==> v10: inputs <==
==> flow/design.v <==
module S_AXI_LITE#(
		parameter integer S_AXI_LITE_SIZE = 5,
		parameter integer S_AXI_DATA_SIZE = 32 
		)(
		input S_AXI_ACLK,
		input S_AXI_ARESETN,
        input  [ 31 : 0] S_AXI_LITE_ARADDR,
        output S_AXI_LITE_ARREADY,
        input  S_AXI_LITE_ARVALID,
        output S_AXI_LITE_RVALID,
        input  S_AXI_LITE_RREADY,
        output [S_AXI_DATA_SIZE - 1: 0] S_AXI_LITE_RDATA,
        input  [ 31 : 0] S_AXI_LITE_AWADDR,
        output S_AXI_LITE_AWREADY,
        input  S_AXI_LITE_AWVALID,
        input  S_AXI_LITE_WVALID,
        output S_AXI_LITE_WREADY,
        input  [S_AXI_DATA_SIZE - 1: 0] S_AXI_LITE_WDATA,
        output S_AXI_LITE_BVALID,
        input S_AXI_LITE_BREADY
		);
		reg [S_AXI_DATA_SIZE - 1: 0] axi_reg0;
		reg [S_AXI_DATA_SIZE - 1: 0] axi_reg1;
		reg [S_AXI_DATA_SIZE - 1: 0] axi_reg2;
		reg [S_AXI_DATA_SIZE - 1: 0] axi_reg3;
		reg [S_AXI_DATA_SIZE - 1: 0] axi_reg4;
		reg [S_AXI_DATA_SIZE - 1: 0] axi_reg5;
        reg [ 31 : 0] axi_araddr ;
        reg [ 31 : 0] axi_awaddr ;
        reg [S_AXI_DATA_SIZE - 1: 0] axi_wdata;
        reg [S_AXI_DATA_SIZE - 1: 0] axi_rdata;
        reg awready;
        reg wready;
        reg awlatch;
        reg bvalid;
        reg axi_wen;
        reg axi_wack;
        reg arready;
        reg rvalid;
        reg axi_rvalid;
        assign S_AXI_LITE_AWREADY = awready;
        assign S_AXI_LITE_WREADY  = wready;
        assign S_AXI_LITE_BVALID = bvalid;
        assign S_AXI_LITE_ARREADY = arready;
        assign S_AXI_LITE_RVALID = axi_rvalid;
        assign S_AXI_LITE_RDATA = axi_rdata;
        always@(posedge S_AXI_ACLK)
          if(S_AXI_ARESETN == 'b0)
            bvalid <= 0;
          else if(S_AXI_LITE_BREADY && ~bvalid)
            bvalid <= 'b1;
          else
            bvalid <= 'b0;
        always@(posedge S_AXI_ACLK)
          if(S_AXI_ARESETN == 'b0)
            awready <= 'b0;
          else if(S_AXI_LITE_AWVALID && S_AXI_LITE_WVALID && ~awready)
            awready <= 'b1;
          else if(wready)
            awready <= 'b0;
          else
            awready <= awready;
        always@(posedge S_AXI_ACLK)
            if(S_AXI_ARESETN == 'b0)
                axi_awaddr <= 0;
            else if (awready)
                axi_awaddr <= S_AXI_LITE_AWADDR;
            else
                axi_awaddr <= axi_awaddr;
        always@(posedge S_AXI_ACLK)
          if(S_AXI_ARESETN == 'b0)
            wready <= 0;
          else if(S_AXI_LITE_WVALID && ~wready && awready)
            wready <= 'b1;
          else
            wready <= 'b0;
        always@(posedge S_AXI_ACLK)
          if(S_AXI_ARESETN == 'b0) begin
            axi_wdata <= 0;
            axi_wen <= 0;
          end else if(awready && wready) begin
            axi_wdata <= S_AXI_LITE_WDATA;
            axi_wen <= 'b1;
          end else if(axi_wen)
            axi_wen <= 'b0;
          else begin
            axi_wdata <= axi_wdata;
            axi_wen <= axi_wen;
          end
        always@(posedge S_AXI_ACLK)
          if(S_AXI_ARESETN == 'b0)begin
		    axi_reg0 <= 0;
		    axi_reg1 <= 0;
		    axi_reg2 <= 0;
		    axi_reg3 <= 0;
		    axi_reg4 <= 0;
		    axi_reg5 <= 0;
		  end else if (axi_awaddr[ S_AXI_LITE_SIZE - 1 :0] == 5'd0)begin
            if(axi_wen) begin
             axi_reg0<= axi_wdata;
             axi_wack <= 'b1;
            end else begin
             axi_reg0<= axi_reg0;
             axi_wack <= 'b0;
            end
		  end else if (axi_awaddr[ S_AXI_LITE_SIZE - 1 :0] == 5'd4)begin
            if(axi_wen) begin
             axi_reg1<= axi_wdata;
             axi_wack <= 'b1;
            end else begin
             axi_reg1<= axi_reg1;
             axi_wack <= 'b0;
            end
		  end else if (axi_awaddr[ S_AXI_LITE_SIZE - 1 :0] == 5'd8)begin
            if(axi_wen) begin
             axi_reg2<= axi_wdata;
             axi_wack <= 'b1;
            end else begin
             axi_reg2<= axi_reg2;
             axi_wack <= 'b0;
            end
		  end else if (axi_awaddr[ S_AXI_LITE_SIZE - 1 :0] == 5'd12)begin
            if(axi_wen) begin
             axi_reg3<= axi_wdata;
             axi_wack <= 'b1;
            end else begin
             axi_reg3<= axi_reg3;
             axi_wack <= 'b0;
            end
		  end else if (axi_awaddr[ S_AXI_LITE_SIZE - 1 :0] == 5'd16)begin
            if(axi_wen) begin
             axi_reg4<= axi_wdata;
             axi_wack <= 'b1;
            end else begin
             axi_reg4<= axi_reg4;
             axi_wack <= 'b0;
            end
		  end else if (axi_awaddr[ S_AXI_LITE_SIZE - 1 :0] == 5'd20)begin
            if(axi_wen) begin
             axi_reg5<= axi_wdata;
             axi_wack <= 'b1;
            end else begin
             axi_reg5<= axi_reg5;
             axi_wack <= 'b0;
            end
		  end
        always@(posedge  S_AXI_ACLK)
          if(S_AXI_ARESETN == 'b0)
            arready <= 'b0;
          else if(S_AXI_LITE_ARVALID && ~arready)
            arready <= 'b1;
          else
            arready <= 'b0;
        always@(posedge S_AXI_ACLK)
          if(S_AXI_ARESETN == 'b0)
            axi_araddr <= 0;
          else if(arready)
            axi_araddr <= S_AXI_LITE_ARADDR;
          else
            axi_araddr <= axi_araddr;
        always@(posedge  S_AXI_ACLK)
          if(S_AXI_ARESETN == 'b0)
            rvalid <= 'b0;
          else if(arready && S_AXI_LITE_RREADY && ~rvalid)
            rvalid <= 'b1;
          else
            rvalid <= 'b0;
        always@(posedge S_AXI_ACLK)
          if(S_AXI_ARESETN == 'b0)begin
            axi_rvalid <= 'b0;
            axi_rdata <= 'b0;
		  end else if(axi_araddr[ S_AXI_LITE_SIZE - 1 :0] == 5'd0)begin
            if(rvalid)begin
              axi_rdata <= axi_reg0;
              axi_rvalid <= 'b1;
            end else begin
              axi_rvalid <= 'b0;
              axi_rdata <= axi_rdata;
            end
		  end else if(axi_araddr[ S_AXI_LITE_SIZE - 1 :0] == 5'd4)begin
            if(rvalid)begin
              axi_rdata <= axi_reg1;
              axi_rvalid <= 'b1;
            end else begin
              axi_rvalid <= 'b0;
              axi_rdata <= axi_rdata;
            end
		  end else if(axi_araddr[ S_AXI_LITE_SIZE - 1 :0] == 5'd8)begin
            if(rvalid)begin
              axi_rdata <= axi_reg2;
              axi_rvalid <= 'b1;
            end else begin
              axi_rvalid <= 'b0;
              axi_rdata <= axi_rdata;
            end
		  end else if(axi_araddr[ S_AXI_LITE_SIZE - 1 :0] == 5'd12)begin
            if(rvalid)begin
              axi_rdata <= axi_reg3;
              axi_rvalid <= 'b1;
            end else begin
              axi_rvalid <= 'b0;
              axi_rdata <= axi_rdata;
            end
		  end else if(axi_araddr[ S_AXI_LITE_SIZE - 1 :0] == 5'd16)begin
            if(rvalid)begin
              axi_rdata <= axi_reg4;
              axi_rvalid <= 'b1;
            end else begin
              axi_rvalid <= 'b0;
              axi_rdata <= axi_rdata;
            end
		  end else if(axi_araddr[ S_AXI_LITE_SIZE - 1 :0] == 5'd20)begin
            if(rvalid)begin
              axi_rdata <= axi_reg5;
              axi_rvalid <= 'b1;
            end else begin
              axi_rvalid <= 'b0;
              axi_rdata <= axi_rdata;
            end
			end else begin
              axi_rvalid <= 'b0;
              axi_rdata <= axi_rdata;
            end
endmodule
==> flow/run.sh <==
#!/bin/bash
# the make line also repeats each setting of config.mk as NAME=value (left out here)
make -C /OpenROAD-flow-scripts/flow DESIGN_CONFIG=/design/flow/config.mk WORK_HOME=/design/flow/orfs CLKGATE_MAP_FILE= finish
==> flow/config.mk <==
export PLATFORM = sky130hd
export DESIGN_NAME = S_AXI_LITE
export DESIGN_NICKNAME = S_AXI_LITE
export VERILOG_FILES = /design/flow/design.v
export SDC_FILE = /design/flow/constraint.sdc
export NUM_CORES = 4
export LEC_CHECK = 0
export ABC_AREA = 1
export CAP_MARGIN = 0
export CORE_MARGIN = 2
export CORE_UTILIZATION = 70
export CTS_CLUSTER_DIAMETER = 104
export SLEW_MARGIN = 20
==> flow/constraint.sdc <==
create_clock -name core_clock -period 1.56 [get_ports {S_AXI_ACLK}]
set_input_delay 0.3120 -clock core_clock [delete_from_list [all_inputs] [get_ports {S_AXI_ACLK}]]
set_output_delay 0.3120 -clock core_clock [all_outputs]
set_load 0.01 [all_outputs]
==> inputs of v14, as changes to v10 <==
--- a/flow/config.mk
+++ b/flow/config.mk
@@ -6,8 +6,12 @@
 export NUM_CORES = 4
 export LEC_CHECK = 0
 export ABC_AREA = 1
-export CAP_MARGIN = 0
+export CAP_MARGIN = 20
+export CELL_PAD_IN_SITES_DETAIL_PLACEMENT = 1
+export CELL_PAD_IN_SITES_GLOBAL_PLACEMENT = 2
 export CORE_MARGIN = 2
-export CORE_UTILIZATION = 70
-export CTS_CLUSTER_DIAMETER = 104
+export CORE_UTILIZATION = 40
+export CTS_CLUSTER_DIAMETER = 354
+export SETUP_SLACK_MARGIN = 0.67
 export SLEW_MARGIN = 20
+export TNS_END_PERCENT = 25
==> flow/constraint.sdc (replaced) <==
create_clock -name core_clock -period 4.0 [get_ports {S_AXI_ACLK}]
set_input_delay 0.8000 -clock core_clock [delete_from_list [all_inputs] [get_ports {S_AXI_ACLK}]]
set_output_delay 0.8000 -clock core_clock [all_outputs]
set_load 0.01 [all_outputs]
==> inputs of v22, as changes to v10 <==
==> flow/config.mk (replaced) <==
export PLATFORM = sky130hd
export DESIGN_NAME = S_AXI_LITE
export DESIGN_NICKNAME = S_AXI_LITE
export VERILOG_FILES = /design/flow/design.v
export SDC_FILE = /design/flow/constraint.sdc
export NUM_CORES = 4
export LEC_CHECK = 0
export CAP_MARGIN = 20
export CORE_MARGIN = 2
export CORE_UTILIZATION = 40
export SLEW_MARGIN = 20
==> flow/constraint.sdc (replaced) <==
create_clock -name core_clock -period 4.0 [get_ports {S_AXI_ACLK}]
set_input_delay 0.8000 -clock core_clock [delete_from_list [all_inputs] [get_ports {S_AXI_ACLK}]]
set_output_delay 0.8000 -clock core_clock [all_outputs]
set_load 0.01 [all_outputs]
==> inputs of v30, as changes to v10 <==
==> flow/config.mk (replaced) <==
export PLATFORM = sky130hd
export DESIGN_NAME = S_AXI_LITE
export DESIGN_NICKNAME = S_AXI_LITE
export VERILOG_FILES = /design/flow/design.v
export SDC_FILE = /design/flow/constraint.sdc
export NUM_CORES = 4
export LEC_CHECK = 0
export CAP_MARGIN = 5
export CELL_PAD_IN_SITES_GLOBAL_PLACEMENT = 0
export CORE_MARGIN = 2
export CORE_UTILIZATION = 70
export CTS_CLUSTER_DIAMETER = 257
export CTS_CLUSTER_SIZE = 18
export GPL_TIMING_DRIVEN = 1
export MAX_ROUTING_LAYER = met4
export MIN_ROUTING_LAYER = met1
export PLACE_DENSITY = 0.8
export SETUP_SLACK_MARGIN = 0.5
export SLEW_MARGIN = 20
export TNS_END_PERCENT = 5
==> flow/constraint.sdc (replaced) <==
create_clock -name core_clock -period 1.93 [get_ports {S_AXI_ACLK}]
set_input_delay 0.3860 -clock core_clock [delete_from_list [all_inputs] [get_ports {S_AXI_ACLK}]]
set_output_delay 0.3860 -clock core_clock [all_outputs]
set_load 0.01 [all_outputs]
==> qor summary <==
metric                                                                                  v22                         v14                         v30                        v10
Buffering overhead                                                                    7.72%                       8.07%                       13.7%                          -
WP data required                                                                    3.20 ns                     4.50 ns                     2.31 ns                          -
Combined flip-flop and latch cell area                                           5470 sq um                  5470 sq um                  5480 sq um                          -
Critical path capture point                                              S_AXI_LITE_AWREADY  axi_rdata[28]$_SDFFE_PN0P_  axi_rdata[21]$_SDFFE_PN0P_                          -
Vias per cell                                                                          5.47                        5.38                        6.52                          -
Destination of the worst register-to-register timing path        axi_rdata[31]$_SDFFE_PN0P_  axi_rdata[28]$_SDFFE_PN0P_  axi_rdata[21]$_SDFFE_PN0P_                          -
Critical path type                                               register to primary output        register to register        register to register                          -
Setup_tns                                                                              0 ns                        0 ns                        0 ns                          -
Number of non-filler instances in the completed layout                                 1794                        1893                        1664                          -
Worst max-slew margin expressed relative to the limit                                 31.1%                       28.5%                       65.2%                          -
Die boundary width                                                                   171 um                      170 um                      130 um                     129 um
Run status                                                                   finished clean              finished clean              finished clean  aborted with a tool error
Failing step                                                                              -                           -                           -                    5_1_grt
Largest cell class by area                                           flip-flops and latches      flip-flops and latches      flip-flops and latches                          -
Area delta synth->final                                                               17.6%                       19.6%                       20.0%                          -
Largest stage delay on the critical path                                            0.63 ns                     0.72 ns                     0.45 ns                          -
Number of pins with negative max-slew slack in the final report                           0                           0                           0                          -
Yosys top cell by instances                                                         nand2_1                     a21oi_1                     nand2_1                    a21oi_1
Average size of a mapped cell                                                    8.05 sq um                  7.34 sq um                  8.05 sq um                 7.34 sq um
Met2 WL                                                                            15700 um                    16400 um                    16300 um                          -
Last weighted congestion value of the routability-driven placer                       0.740                       0.713                       0.816                      0.816
Syn Inst Count                                                                         1391                        1497                        1391                       1497
Remaining routing DRC violations                                                          0                           0                           0                          -
Arr. time, crit path                                                                1.80 ns                     3.17 ns                     2.10 ns                          -
Part of the Yosys area used for sequential elements                                   48.8%                       49.7%                       48.8%                      49.7%
Number of post-CTS setup repair buffers                                                   0                           0                           1                         17
Count of fill cells added during filler insertion                                      2760                        3357                         973                          -
